==> flow/design.v (excerpt) <==
module ether_echo
  (
   input wire         clk,
   input wire         reset,
   input wire [127:0] rx_dataout0,
   input wire [127:0] rx_dataout1,
   input wire [127:0] rx_dataout2,
   input wire [127:0] rx_dataout3,
   input wire         rx_enaout0,
   input wire         rx_sopout0,
   input wire         rx_eopout0,
   input wire         rx_eopout1,
   input wire         rx_eopout2,
   input wire         rx_eopout3,
   input wire [3:0]   rx_mtyout0,
   input wire [3:0]   rx_mtyout1,
   input wire [3:0]   rx_mtyout2,
   input wire [3:0]   rx_mtyout3,
   output wire [511:0] send_data,
   output wire         send_valid,
   output wire         send_sop,
   output wire         send_eop,
   output wire [7:0]   send_mty,
   output wire         tx_kick,
   output wire [13:0]  tx_bytes,
   input wire          cmac_busy,
   input wire          cmac_done,
   input wire          cmac_tx_rdy
   );
    wire [7:0] recv_mty = rx_eopout3 == 1'b1 ? rx_mtyout3
	       : rx_eopout2 == 1'b1 ? rx_mtyout2 + 8'd16
	       : rx_eopout1 == 1'b1 ? rx_mtyout1 + 8'd32
	       : rx_eopout0 == 1'b1 ? rx_mtyout0 + 8'd48
               : 8'd0;
    wire [111:0] ether_header_data;
    wire         ether_header_valid;
    wire [511:0] ether_data_data;
    wire         ether_data_valid;
    wire         ether_data_sop;
    wire         ether_data_eop;
    wire [7:0]   ether_data_mty;
    ether_rx#(.APP_KEY(16'h3434)) ether_rx_i
      (
       .clk(clk),
       .reset(reset),
       .recv_data({rx_dataout0, rx_dataout1, rx_dataout2, rx_dataout3}),
       .recv_valid(rx_enaout0),
       .recv_sop(rx_sopout0),
       .recv_eop(rx_eopout0 || rx_eopout1 || rx_eopout2 || rx_eopout3),
       .recv_mty(recv_mty),
       .ether_header_data(ether_header_data),
       .ether_header_valid(ether_header_valid),
       .ether_data_data(ether_data_data),
       .ether_data_valid(ether_data_valid),
       .ether_data_sop(ether_data_sop),
       .ether_data_eop(ether_data_eop),
       .ether_data_mty(ether_data_mty)
       );
    ether_tx ether_tx_i
      (
       .clk(clk),
       .reset(reset),
       .ether_header_data({ether_header_data[63:16], ether_header_data[111:64], ether_header_data[15:0]}),  
  ...
Settings: LEC_CHECK=0, CAP_MARGIN=20, CELL_PAD_IN_SITES_GLOBAL_PLACEMENT=3, CORE_ASPECT_RATIO=0.73, CORE_MARGIN=2, CORE_UTILIZATION=52, CTS_CLUSTER_SIZE=55, GPL_TIMING_DRIVEN=0, HOLD_SLACK_MARGIN=0.12, PLACE_DENSITY_LB_ADDON=0.21, SLEW_MARGIN=15; clock period 4.0 ns.
run.sh (not shown) runs the stock make flow with config.mk's settings and CLKGATE_MAP_FILE=.
The first run failed in global placement without I/O (3_1_place_gp_skip_io) on FLW-0024.
Change:
CELL_PAD_IN_SITES_GLOBAL_PLACEMENT = default   (was 3)
CORE_ASPECT_RATIO = default   (was 0.73)
CORE_UTILIZATION = 68   (was 52)
CTS_CLUSTER_DIAMETER = 381   (was default)
CTS_CLUSTER_SIZE = 31   (was 55)
GPL_TIMING_DRIVEN = default   (was 0)
HOLD_SLACK_MARGIN = default   (was 0.12)
PLACE_DENSITY_LB_ADDON = default   (was 0.21)
SETUP_SLACK_MARGIN = -0.22   (was default)
SLEW_MARGIN = 20   (was 15)
clock period = 3.23 ns   (was 4.0 ns; I/O delays follow)
=>
- This time the run completed with no timing, DRC or antenna violations
- area after synthesis stays the same
- die area shrinks by a quarter to a third
- synthesized cell count does not change
Change:
CORE_UTILIZATION = 70   (was 68)
CTS_CLUSTER_DIAMETER = 214   (was 381)
CTS_CLUSTER_SIZE = 15   (was 31)
SETUP_SLACK_MARGIN = -0.17   (was -0.22)
clock period = 2.8 ns   (was 3.23 ns; I/O delays follow)
After rerunning: The changed run completed and failed the layout checks on setup timing; setup slack loses 0.60 ns; sequential share of layout area decreases by 1.8 points; routed wire length increases by 13%; power increases by 33%; sequential power climbs by 15%; cell area rose by 4.1%; synthesized area is unchanged; clock power is higher by 71%; cell count increases by 2.1%.
Change:
CORE_ASPECT_RATIO = 0.5   (was default)
CORE_UTILIZATION = 72   (was 70)
CTS_CLUSTER_DIAMETER = 396   (was 214)
CTS_CLUSTER_SIZE = 97   (was 15)
PLACE_DENSITY = 0.36   (was default)
SETUP_SLACK_MARGIN = 0.3   (was -0.17)
TNS_END_PERCENT = 5   (was default)
clock period = 1.68 ns   (was 2.8 ns; I/O delays follow)
With this change the flow never finished: it broke off in global routing (5_1_grt) with ODB-0269.
Die size went down by 2.6%.
Area after synthesis stays the same.
Synthesized cell count stays the same.
Change:
CORE_ASPECT_RATIO = default   (was 0.5)
CORE_UTILIZATION = 58   (was 72)
CTS_CLUSTER_DIAMETER = default   (was 396)
CTS_CLUSTER_SIZE = default   (was 97)
PLACE_DENSITY = default   (was 0.36)
SETUP_SLACK_MARGIN = default   (was 0.3)
TNS_END_PERCENT = default   (was 5)
clock period = 2.02 ns   (was 1.68 ns; I/O delays follow)
Effect:
- The changed run finished with setup timing left
- die area increases by 24%
- synthesized cell count stays the same
- area after synthesis does not change
Change:
CORE_UTILIZATION = 71   (was 58)
CTS_CLUSTER_DIAMETER = 214   (was default)
CTS_CLUSTER_SIZE = 15   (was default)
SETUP_SLACK_MARGIN = 0.7   (was default)
TNS_END_PERCENT = 75   (was default)
clock period = 2.68 ns   (was 2.02 ns; I/O delays follow)
The changed run ended with an error in global routing (5_1_grt) with GRT-0116.
Synthesized cell count is unchanged.
Synthesized area does not change.
Die size came out lower by about 18%.

========
run 1:
Starting RTL as in the previous note.
clock: 3.21 ns
lec_check: 0
abc_area: 0
cap_margin: 25
core_margin: 9
core_utilization: 45
cts_cluster_diameter: 45
gpl_routability_driven: 0
max_routing_layer: met4
setup_slack_margin: -0.05
slew_margin: 20
tns_end_percent: 75
Relative to run 1, the following input files were edited for run 2:
- swapping -0.05 for 0.67 in SETUP_SLACK_MARGIN
- clearing TNS_END_PERCENT, which used to be 75
- swapping 25 for 20 in CAP_MARGIN
- clearing GPL_ROUTABILITY_DRIVEN, which used to be 0
- clearing MAX_ROUTING_LAYER, which used to be met4
- clearing ABC_AREA, which used to be 0
- swapping 9 for 2 in CORE_MARGIN
- swapping 45 for 65 in CORE_UTILIZATION
- clearing CTS_CLUSTER_DIAMETER, which used to be 45
- swapping 3.21 for 4.0 in the clock period (ns, I/O delays scaled along)
[summary]
Status | run 1 and run 2 | clean. The higher number of global-route vias before repair of run 1 and run 2 is in run 2. Compared with run 1, run 2 shows a lower number of non-filler instances in the completed layout. Run 2 packs its core tighter than run 1. For run 1, the cell at the slowest stage of the critical path was a2111oi_0, unlike run 2, where it was ha_2. Run 2 against run 1: combinational fraction of design power now sits higher, cell count along the critical path went up by 3, total net switching power has decreased, count of vias placed by the detailed router increased by 2,183 relative to the old numbers, slack of the critical path has increased. Overall die width of run 2 falls short of that of run 1 by more than 10%. Run 1 -> run 2: post-route standard cell area excluding fillers decreased by a few percent.
The following lists how run 3 was set up differently from run 2:
- CORE_UTILIZATION now 72, was 65
- SETUP_SLACK_MARGIN now 0.53, was 0.67
- CTS_CLUSTER_DIAMETER now 378, previously not set
- the clock period (ns, I/O delays scaled along) now 2.02, was 4.0
Findings:
- No final results exist for run 3, since it was stopped by error DPL-0033 during clock tree synthesis (4_1_cts).
- Re HPWL after detailed placement: run 2 was lower than run 3.
- Pre-CTS setup slack ends up higher on run 2.
- Run 3 ended up with a higher placer congestion estimate than run 2 did.
- Total placed cells including tap cells: higher on run 3
- Run 3 against run 2: standard cell area after detailed placement went up 3.5%; die area now sits lower.
- On yosys cell count, run 2 and run 3 are basically level.
- Per the comparison of run 3 with run 2, die height has decreased; number of buffer cells added on primary ports has remained practically unchanged.
The inputs of run 4 differ from those of run 3 as listed below.
- swapping 0.53 for 0.1 in SETUP_SLACK_MARGIN
- putting CORE_ASPECT_RATIO at 0.5 where nothing was set
- putting PLACE_DENSITY at 0.36 where nothing was set
- swapping 378 for 396 in CTS_CLUSTER_DIAMETER
- putting CTS_CLUSTER_SIZE at 97 where nothing was set
- putting TNS_END_PERCENT at 5 where nothing was set
- swapping 2.02 for 1.68 in the clock period (ns, I/O delays scaled along)
Findings:
Lower chip height goes to run 4 over run 3. From run 4 to run 3, flop and latch count out of synthesis did not move at all. Re proportion of synthesized chip area in sequential cells: no difference whatsoever between run 4 and run 3. FAIL run 4 @ global routing (5_1_grt): tool exited with error. Run 4 — row count about 30% lower, run 3 as reference. Compared with run 3, in run 4 number of placed I/O pins was more or less identical, die area about even. Comparing run 3 with run 4, the total cell area reported by yosys after synthesis came out essentially unchanged. Compared with run 3, run 4 shows post-DP HPWL that has gone down by a few percent. Compared with run 3, run 4 shows a placer congestion estimate that is about 6% lower.
## Diff of input files: run 5 against run 4
- changing CTS_CLUSTER_SIZE from 97 to 14
- removing PLACE_DENSITY (formerly 0.36)
- changing CORE_UTILIZATION from 72 to 66
- removing TNS_END_PERCENT (formerly 5)
- removing CTS_CLUSTER_DIAMETER (formerly 396)
- removing SETUP_SLACK_MARGIN (formerly 0.1)
- removing CORE_ASPECT_RATIO (formerly 0.5)
- changing the clock period (ns, I/O delays scaled along) from 1.68 to 2.71
==> results <==
- | run 5 | all stages done | FAIL | negative setup slack |
- Seen in the log of run 4: ODB-0269 during global routing (5_1_grt), after which the run never completed.
- In run 5, number of gates resized after CTS is lower than in run 4.
- Summary of run 5 over run 4: post-CTS repair timing setup buffer count fell 42, number of top-level pins held, instance count after placement with tap cells included shows a reduction of 84, final weighted congestion in routability-driven placement now larger, standard cell area after detailed placement shrank by 2.6%.
- The y dimension of the die in run 5 is 1.5 times that in run 4.
- HPWL reported at the end of detailed placement: run 4 and run 5 compared, lower one is run 5
- Between run 5 and run 4, it is run 5 whose die area is higher, by about 9%.
Power is estimated from default activity; no workload was simulated.
